## run 1
## Dmac_Top
module Dmac_Top (
    input  logic        clk,
    input  logic        rst,
    input  logic        write,
    input  logic        HSel,
    input  logic [1:0]  STrans,
    input  logic [31:0] HWData,
    input  logic [31:0] HAddr,
    input  logic [31:0] MRData,
    input  logic        HReady,
    input  logic [1:0]  M_HResp,
    output logic HReadyOut,
    output logic [1:0] S_HResp,
    input  logic [1:0]  DmacReq,      
    input  logic        Bus_Grant,   
    output logic [31:0] MAddress,
    output logic [31:0] MWData,
    output logic [3:0]  MBurst_Size,
    output logic        MWrite,
    output logic [1:0]  MTrans,
    output logic [3:0]  MWStrb,
    output logic        Bus_Req,
    output logic        Interrupt,
    output logic [1:0]  ReqAck
);
For scale: ~4300 cells after synthesis, roughly 1400 flip-flops, about 190 I/O pins, roughly 0.063 mm^2 of cells after synthesis.
make LEC_CHECK=0 CAP_MARGIN=0 CELL_PAD_IN_SITES_DETAIL_PLACEMENT=2 CORE_ASPECT_RATIO=0.66 CORE_MARGIN=2 CORE_UTILIZATION=60 CTS_CLUSTER_DIAMETER=183 CTS_CLUSTER_SIZE=97 GPL_TIMING_DRIVEN=0 MAX_ROUTING_LAYER=met4 PLACE_DENSITY=0.43 SLEW_MARGIN=20 TNS_END_PERCENT=50 finish   # period 10.0 ns
run.sh (not shown) runs the stock make flow with config.mk's settings and CLKGATE_MAP_FILE=.
Run 1 | ERROR | detailed placement
The inputs of run 2 differ from those of run 1 as listed below.
# run 1
export LEC_CHECK = 0
export CAP_MARGIN = 0
export CELL_PAD_IN_SITES_DETAIL_PLACEMENT = 2
export CORE_ASPECT_RATIO = 0.66
export CORE_MARGIN = 2
export CORE_UTILIZATION = 60
export CTS_CLUSTER_DIAMETER = 183
export CTS_CLUSTER_SIZE = 97
export GPL_TIMING_DRIVEN = 0
export MAX_ROUTING_LAYER = met4
export PLACE_DENSITY = 0.43
export SLEW_MARGIN = 20
export TNS_END_PERCENT = 50
create_clock -name core_clock -period 10.0 [get_ports {clk}]
# run 2
export LEC_CHECK = 0
export CAP_MARGIN = 20
export CORE_MARGIN = 2
export CORE_UTILIZATION = 70
export CTS_CLUSTER_SIZE = 36
export SLEW_MARGIN = 20
create_clock -name core_clock -period 4.78 [get_ports {clk}]
==> results <==
STATUS run=run 2 STAGES=ALL_DONE FINAL_CHECKS=FAILED CAUSE=setup timing
NOTE routability congestion estimate from global placement run 1->run 2 decreased by a few percent
Of run 1 and run 2, run 1 shows the lower pre-placement core utilization, with run 2 above it.
Diff run 1 -> run 2: post-synthesis simple-gate area fraction held; die size went down about 14%.
[inputs] run 3 vs run 2
# run 2
export LEC_CHECK = 0
export CAP_MARGIN = 20
export CORE_MARGIN = 2
export CORE_UTILIZATION = 70
export CTS_CLUSTER_SIZE = 36
export SLEW_MARGIN = 20
create_clock -name core_clock -period 4.78 [get_ports {clk}]
# run 3
export LEC_CHECK = 0
export CAP_MARGIN = 20
export CORE_MARGIN = 2
export CORE_UTILIZATION = 70
export CTS_CLUSTER_SIZE = 48
export MAX_ROUTING_LAYER = met4
export PLACE_DENSITY = 0.65
export SLEW_MARGIN = 20
create_clock -name core_clock -period 6.5 [get_ports {clk}]
### Flow results
Run 2 and run 3: one clean run, run 3; the rest did not finish clean. Run 2 completed end to end; final checks failed (setup timing). Run 3 against run 2; total number of vias is down by a few percent. From run 2 to run 3 the numbers moved as follows: global routing usage on met1 went down; design area went down; overall power of the completed layout went down; transition time of the tightest slew-check pin went down.
--- input diff run 3..run 4 ---
# run 3
export LEC_CHECK = 0
export CAP_MARGIN = 20
export CORE_MARGIN = 2
export CORE_UTILIZATION = 70
export CTS_CLUSTER_SIZE = 48
export MAX_ROUTING_LAYER = met4
export PLACE_DENSITY = 0.65
export SLEW_MARGIN = 20
create_clock -name core_clock -period 6.5 [get_ports {clk}]
# run 4
export LEC_CHECK = 0
export CAP_MARGIN = 20
export CORE_MARGIN = 2
export CORE_UTILIZATION = 57
export PLACE_DENSITY = 0.6
export SLEW_MARGIN = 20
create_clock -name core_clock -period 5.59 [get_ports {clk}]
==> results <==
Having completed the whole flow, run 4 delivered a layout that passed the timing, design-rule and antenna checks.
Run 4: post-placement cell area about 1.3% above run 3
Taking run 3 as the reference point, the count of nets after finishing of run 4 rises by 62.
Lower number of buffers other than clock buffers in the final layout among run 3 and run 4: run 3
Comparing run 4 with run 3, the sequential cell area fraction in the yosys report came out essentially unchanged.
The run with more setup slack is run 3; run 4 has less.
Modified inputs, run 5 compared to run 4
# run 4
export LEC_CHECK = 0
export CAP_MARGIN = 20
export CORE_MARGIN = 2
export CORE_UTILIZATION = 57
export PLACE_DENSITY = 0.6
export SLEW_MARGIN = 20
create_clock -name core_clock -period 5.59 [get_ports {clk}]
# run 5
export LEC_CHECK = 0
export CAP_MARGIN = 20
export CORE_MARGIN = 2
export CORE_UTILIZATION = 60
export CTS_CLUSTER_SIZE = 81
export PLACE_DENSITY = 0.6
export SLEW_MARGIN = 20
create_clock -name core_clock -period 10.0 [get_ports {clk}]
[summary]
- Diff run 4 and run 5: via count higher in run 4
- Area added between synthesis and finish (higher): run 4
- Wire: run 5 routes less than run 4
- Core util | run 5 vs run 4 | run 5 higher
- Between run 4 and run 5, the first-pass GRT wire length is lower for run 5.
- Taking run 4 as the reference, in run 5 wire length the detailed router placed on met1 now smaller, initial DRC count shows an increase of 13%.
Modified inputs, run 6 compared to run 5
# run 5
export LEC_CHECK = 0
export CAP_MARGIN = 20
export CORE_MARGIN = 2
export CORE_UTILIZATION = 60
export CTS_CLUSTER_SIZE = 81
export PLACE_DENSITY = 0.6
export SLEW_MARGIN = 20
create_clock -name core_clock -period 10.0 [get_ports {clk}]
# run 6
export LEC_CHECK = 0
export CAP_MARGIN = 20
export CORE_MARGIN = 2
export CORE_UTILIZATION = 72
export CTS_CLUSTER_DIAMETER = 370
export PLACE_DENSITY = 0.6
export SLEW_MARGIN = 20
create_clock -name core_clock -period 4.77 [get_ports {clk}]
==> comparison <==
- Completing all stages was not enough for run 6: its layout failed the final checks because of setup timing.
- Between run 6 and run 5, the switching power is lower for run 5.
- Max number of buffer and inverter stages on the critical path across run 6 and run 5: run 6
- The run with more routed wire is run 6, not run 5.
No activity file was given, so power comes from the tool's default toggle rates.
